## ALU
module ALU #(
    parameter DATA_W = 32
)
(
    input                       i_clk,    
    input                       i_rst_n,  
    input                       i_valid,  
    input [DATA_W - 1 : 0]      i_A,      
    input [DATA_W - 1 : 0]      i_B,      
    input [         2 : 0]      i_inst,   
    output [2*DATA_W - 1 : 0]   o_data,   
    output                      o_done    
);
Size in the first run: about 3200 cells after synthesis, roughly 140 flip-flops, about 140 I/O pins, ~20000 um2 of cells after synthesis.
Settings: LEC_CHECK=0, ABC_AREA=1, CAP_MARGIN=5, CELL_PAD_IN_SITES_DETAIL_PLACEMENT=2, CELL_PAD_IN_SITES_GLOBAL_PLACEMENT=3, CORE_ASPECT_RATIO=1.14, CORE_MARGIN=4, CORE_UTILIZATION=36, GPL_ROUTABILITY_DRIVEN=1, MIN_ROUTING_LAYER=met2, SLEW_MARGIN=20, TNS_END_PERCENT=65; clock period 7.0 ns.
run.sh (not shown) runs the stock make flow with config.mk's settings and CLKGATE_MAP_FILE=.
==> next run, changes <==
ABC_AREA = unset   (was 1)
CAP_MARGIN = 40   (was 5)
CELL_PAD_IN_SITES_DETAIL_PLACEMENT = unset   (was 2)
CELL_PAD_IN_SITES_GLOBAL_PLACEMENT = 2   (was 3)
CORE_ASPECT_RATIO = 0.5   (was 1.14)
CORE_MARGIN = 2   (was 4)
CTS_CLUSTER_DIAMETER = 351   (was unset)
CTS_CLUSTER_SIZE = 60   (was unset)
GPL_ROUTABILITY_DRIVEN = unset   (was 1)
MIN_ROUTING_LAYER = unset   (was met2)
TNS_END_PERCENT = unset   (was 65)
Power came out lower by about 9%.
Worst hold slack got worse by 0.066 ns.
Non-clock buffer count came out higher by 12.
==> next run, changes <==
CAP_MARGIN = 20   (was 40)
CELL_PAD_IN_SITES_GLOBAL_PLACEMENT = unset   (was 2)
CORE_ASPECT_RATIO = unset   (was 0.5)
CORE_UTILIZATION = 72   (was 36)
CTS_CLUSTER_DIAMETER = unset   (was 351)
CTS_CLUSTER_SIZE = unset   (was 60)
SETUP_SLACK_MARGIN = 1.05   (was unset)
TNS_END_PERCENT = 5   (was unset)
clock period = 3.64 ns   (was 7.0 ns; I/O delays follow)
What happened: With this change the flow failed in 5_1_grt on GRT-0232; area after synthesis does not change; die size is lower by about 50%; synthesized cell count does not change.

========
Setup of run A:
Starting RTL as in the previous note.
Settings: LEC_CHECK=0, CAP_MARGIN=15, CORE_MARGIN=2, CORE_UTILIZATION=72, CTS_CLUSTER_DIAMETER=354, CTS_CLUSTER_SIZE=99, PLACE_DENSITY=0.37, SETUP_SLACK_MARGIN=-0.1, SLEW_MARGIN=20; clock period 3.66 ns.
[run A] flow finished | final checks: failed | reasons: setup timing
Inputs modified between run A and run B:
Settings: PLACE_DENSITY removed (was 0.37); CAP_MARGIN changed from 15 to 20; TNS_END_PERCENT newly set to 60; CORE_UTILIZATION changed from 72 to 70; CTS_CLUSTER_SIZE changed from 99 to 37; CTS_CLUSTER_DIAMETER changed from 354 to 29; SETUP_SLACK_MARGIN changed from -0.1 to 0.5; the clock period (ns, I/O delays scaled along) changed from 3.66 to 3.49.
### Flow results
Synthesized area came out exactly the same in run A and run B.
Run B — count of standard-cell rows 1 higher, run A as reference
Summary of run B over run A: total clock buffers created by CTS stayed essentially flat, AND-OR/OR-AND share of the synthesized area closely matched the old numbers, number of top-level pins held, fraction of registers with async set or reset after synthesis stayed essentially flat, post-CTS setup-driven buffer insertion count higher.
Status(run B) = ERROR, stage = global routing
Sort run A and run B by post-cts repair resize count, descending, and run B comes first.
From run B to run A, number of standard cells after synthesis did not move at all.
Input-level comparison between run C and run B:
Settings: SETUP_SLACK_MARGIN: 0.5 -> unset; MAX_ROUTING_LAYER: unset -> met4; CTS_CLUSTER_DIAMETER: 29 -> 107; CTS_CLUSTER_SIZE: 37 -> 76; CORE_UTILIZATION: 70 -> 51; TNS_END_PERCENT: 60 -> unset; GPL_TIMING_DRIVEN: unset -> 0; the clock period (ns, I/O delays scaled along): 3.49 -> 3.37.
Notes after the runs:
Top-level port count came out exactly the same in run B and run C.
Run C has count of placed standard cells including taps above what run B had.
Compared with run B, in run C total setup buffers inserted after CTS went up 111, die size moved up, placement-stage worst setup slack decreased by 1.42 ns relative to the old numbers.
When run C is measured against run B, its floorplan core density turns out 19 points lower.
Comparing run B against run C, there is no change at all in gate count after technology mapping.
Vertical die size in run C is about 17% higher than in run B
Of the runs run B and run C, none of them finished clean.
As the logs show, run B stopped at global routing after a tool error, so it never reached the end of the flow.
The final report for run C shows a completed flow and a layout that fails verification, specifically setup timing.
Run C vs run B: total placed instance area down in run C
Delta(number of standard-cell rows in the floorplan, run C - run B) > 0
Horizontal die dimension: run C vs run B up 17%
diff inputs: run C => run D
Settings: a change of CTS_CLUSTER_DIAMETER from 107 to 79; a deleted GPL_TIMING_DRIVEN that had been 0; a change of CORE_UTILIZATION from 51 to 70; an added TNS_END_PERCENT of 65; a change of CTS_CLUSTER_SIZE from 76 to 40; a deleted MAX_ROUTING_LAYER that had been met4; a change of the clock period (ns, I/O delays scaled along) from 3.37 to 3.59.
Results
Every stage of run D finished as expected; the final checks, on the other hand, flagged setup timing, which means the layout fails. [run D vs run C] logic depth of the worst setup path including buffers: lower in run D. In the flow results for run D and run C, the switching share of power is larger on run C. Diff run C -> run D | non-clock buffer contribution to total cell area | decrease of 5.1 points. Of run D and run C, the lower total power belongs to run D. Cmp run D vs run C: via count lower in run D. Compared to run C, run D was floorplanned on a smaller die.
The following lists how run E was set up differently from run D:
Settings: SETUP_SLACK_MARGIN now 1.09, previously not set; CTS_CLUSTER_DIAMETER no longer set, was 79; TNS_END_PERCENT now 5, was 65; CTS_CLUSTER_SIZE no longer set, was 40; CORE_UTILIZATION now 72, was 70; the clock period (ns, I/O delays scaled along) now 3.64, was 3.59.
==> comparison <==
Tool error GRT-0232 stopped run E during global routing; no final results.
TritonCTS buffer count came out exactly the same in run D and run E.
The pre-CTS worst setup slack reported for run E is greater than that of run D by 0.13 ns.
Against run D, run E comes in 178 higher on count of instances resized after the clock tree is built.
Chip area delta (run E − run D): favourable
Compared with run D, run E shows a lower core area.
Run D has higher placement-stage cell area than run E.
Run D → run E: final weighted congestion in routability-driven placement now sits lower; count of buffers added by post-CTS timing repair for setup moved up.
Edits applied to the flow inputs when going from run E to run F:
Settings: CORE_UTILIZATION changed from 72 to 19; SETUP_SLACK_MARGIN removed (was 1.09); TNS_END_PERCENT removed (was 5); the clock period (ns, I/O delays scaled along) changed from 3.64 to 5.15.
Notes after the runs:
- The remaining runs in run E and run F completed every stage, whereas run E halted early.
- From run F to run E, post-synthesis compound-gate area fraction did not move at all.
- Relative to run E, initial core utilization decreased by 54 points in run F.
- Against run E as the reference, run F delivers a lower total of cells resized after clock tree synthesis.
- Taking run E as the reference, in run F total die size increased by 73,000 sq um relative to the old numbers; chip area from the yosys synthesis statistics closely matched the old numbers; maximum level of the CTS H-tree closely matched the old numbers; die span in x increased by about 90% relative to the old numbers.
- Of run E and run F, the higher weighted congestion reported at the end of routability-driven placement belongs to run E.
- Run F vs. run E: placed instance count went up by about 30%.
- Instance area after placement up about 1.6% in run F wrt run E
- Die span in y in run F is 92% above run E.
Power figures rest on the tool's default switching activity, not on a simulated workload.
